==> trial 8: inputs <==
==> flow/design.v <==
module HandwashSensor(
    input clk,
    input reset,
    input acceptLeftHandDistance,
    input [15:0] leftHandDistance,
    input acceptLeftHandGain,
    input [7:0] leftHandGain,
    input acceptRightHandDistance,
    input [15:0] rightHandDistance,
    input acceptRightHandGain,
    input [7:0] rightHandGain,
    output waterOn
);
reg [15:0] leftHandDistanceHeld;
 always@(posedge clk)  begin
     if(reset)
         leftHandDistanceHeld <= 0;
     else if(acceptLeftHandDistance)
         leftHandDistanceHeld <= leftHandDistance;
     else
         leftHandDistanceHeld <= leftHandDistanceHeld;
 end
reg [7:0] leftHandGainHeld;
 always@(posedge clk)  begin
     if(reset)
         leftHandGainHeld <= 0;
     else if(acceptLeftHandGain)
         leftHandGainHeld <= leftHandGain;
     else
         leftHandGainHeld <= leftHandGainHeld;
 end
reg [15:0] rightHandDistanceHeld;
 always@(posedge clk)  begin
     if(reset)
         rightHandDistanceHeld <= 0;
     else if(acceptRightHandDistance)
         rightHandDistanceHeld <= rightHandDistance;
     else
         rightHandDistanceHeld <= rightHandDistanceHeld;
 end
reg [7:0] rightHandGainHeld;
 always@(posedge clk)  begin
     if(reset)
         rightHandGainHeld <= 0;
     else if(acceptRightHandGain)
         rightHandGainHeld <= rightHandGain;
     else
         rightHandGainHeld <= rightHandGainHeld;
 end
wire [15:0] leftHand;
 wire [23:0] leftHandDistanceHeld_Mult_leftHandGainHeld;
 DSP48_AxB dsp_leftHandDistanceHeld_Mult_leftHandGainHeld(
     .CLK(clk),
     .A({ {9{1'b0}}, leftHandDistanceHeld}),
     .B({ {10{1'b0}}, leftHandGainHeld}),
     .P(leftHandDistanceHeld_Mult_leftHandGainHeld)
 );
 reg [16:0] leftHandDistanceHeld_Mult_leftHandGainHeld_ShiftR_7;
 always@(posedge clk) begin
     if(reset)
         leftHandDistanceHeld_Mult_leftHandGainHeld_ShiftR_7 <= 0;
     else
         leftHandDistanceHeld_Mult_leftHandGainHeld_ShiftR_7 <= leftHandDistanceHeld_Mult_leftHandGainHeld >> 7;
 end
 assign leftHand = leftHandDistanceHeld_Mult_leftHandGainHeld_ShiftR_7;
wire [15:0] rightHand;
 wire [23:0] rightHandDistanceHeld_Mult_rightHandGainHeld;
 DSP48_AxB dsp_rightHandDistanceHeld_Mult_rightHandGainHeld(
     .CLK(clk),
     .A({ {9{1'b0}}, rightHandDistanceHeld}),
     .B({ {10{1'b0}}, rightHandGainHeld}),
     .P(rightHandDistanceHeld_Mult_rightHandGainHeld)
 );
 reg [16:0] rightHandDistanceHeld_Mult_rightHandGainHeld_ShiftR_7;
 always@(posedge clk) begin
     if(reset)
         rightHandDistanceHeld_Mult_rightHandGainHeld_ShiftR_7 <= 0;
     else
         rightHandDistanceHeld_Mult_rightHandGainHeld_ShiftR_7 <= rightHandDistanceHeld_Mult_rightHandGainHeld >> 7;
 end
 assign rightHand = rightHandDistanceHeld_Mult_rightHandGainHeld_ShiftR_7;
parameter threshold = 1500;
assign waterOn = leftHand != 0 && rightHand != 0 && (leftHand < threshold || rightHand < threshold);
endmodule
module DSP48_AxB
   (CLK,
    A,
    B,
    P);
  input CLK;
  input [24:0]A;
  input [17:0]B;
  output [42:0]P;
assign P = A*B;
endmodule
==> flow/run.sh <==
#!/bin/bash
# the make line also repeats each setting of config.mk as NAME=value (left out here)
make -C /OpenROAD-flow-scripts/flow DESIGN_CONFIG=/design/flow/config.mk WORK_HOME=/design/flow/orfs CLKGATE_MAP_FILE= finish
==> flow/config.mk <==
export PLATFORM = sky130hd
export DESIGN_NAME = HandwashSensor
export DESIGN_NICKNAME = HandwashSensor
export VERILOG_FILES = /design/flow/design.v
export SDC_FILE = /design/flow/constraint.sdc
export NUM_CORES = 4
export LEC_CHECK = 0
export ABC_AREA = 0
export CAP_MARGIN = 20
export CORE_MARGIN = 4
export CORE_UTILIZATION = 54
export CTS_CLUSTER_DIAMETER = 25
export GPL_TIMING_DRIVEN = 0
export MAX_ROUTING_LAYER = met5
export PLACE_DENSITY = 0.56
export SLEW_MARGIN = 30
export TNS_END_PERCENT = 35
==> flow/constraint.sdc <==
create_clock -name core_clock -period 4.56 [get_ports {clk}]
set_input_delay 0.9120 -clock core_clock [delete_from_list [all_inputs] [get_ports {clk}]]
set_output_delay 0.9120 -clock core_clock [all_outputs]
set_load 0.01 [all_outputs]
==> build 52 (differences from trial 8) <==
ABC_AREA = 1   (was 0)
CORE_MARGIN = 2   (was 4)
CORE_UTILIZATION = 72   (was 54)
CTS_CLUSTER_DIAMETER = 218   (was 25)
CTS_CLUSTER_SIZE = 99   (was not set)
GPL_TIMING_DRIVEN = not set   (was 0)
MAX_ROUTING_LAYER = not set   (was met5)
PLACE_DENSITY = 0.4   (was 0.56)
SLEW_MARGIN = 20   (was 30)
TNS_END_PERCENT = 5   (was 35)
==> flow/constraint.sdc (replaced) <==
create_clock -name core_clock -period 3.27 [get_ports {clk}]
set_input_delay 0.6540 -clock core_clock [delete_from_list [all_inputs] [get_ports {clk}]]
set_output_delay 0.6540 -clock core_clock [all_outputs]
set_load 0.01 [all_outputs]
==> GITHUB_STEP_SUMMARY <==
### Yosys + OpenROAD results

| Metric | Value |
|---|---|
| Status | complete, but fails checks |
| Violated checks | negative setup slack |
| Final nets | 1,524 |
| Critical Path, Cell by Cell | clkbuf_16 > and2_4 > fa_1 > fa_1 > fa_1 > inv_1 > fa_1 > inv_2 > ha_4 > and3_4 > a211o_1 > a2111oi_4 > nor2_2 > a21oi_2 > mux2_4 |
| Count of final setup violators | 3 |
| Crit path setup slack, layout | -0.0531 ns |
| Max layer used | met4 |
| Tap cell count | 234 |
the above is filed under trial 8

==> GITHUB_STEP_SUMMARY <==
### Yosys + OpenROAD results

| Metric | Value |
|---|---|
| Crit path setup slack, layout | -1.68 ns |
| Status | complete, but fails checks |
| Count of final setup violators | 32 |
| Tap cell count | 188 |
| Max layer used | met5 |
| Violated checks | negative setup slack |
| Final nets | 2,033 |
| Critical Path, Cell by Cell | buf_6 > buf_4 > nand2_1 > inv_1 > fa_1 > fa_1 > fa_1 > fa_1 > ha_2 > nand2_2 > nor2_2 > inv_1 > nor2_2 > nand4_1 > nand3_2 > nand2_1 > nand2_1 > nor2_1 |
the above is filed under build 52

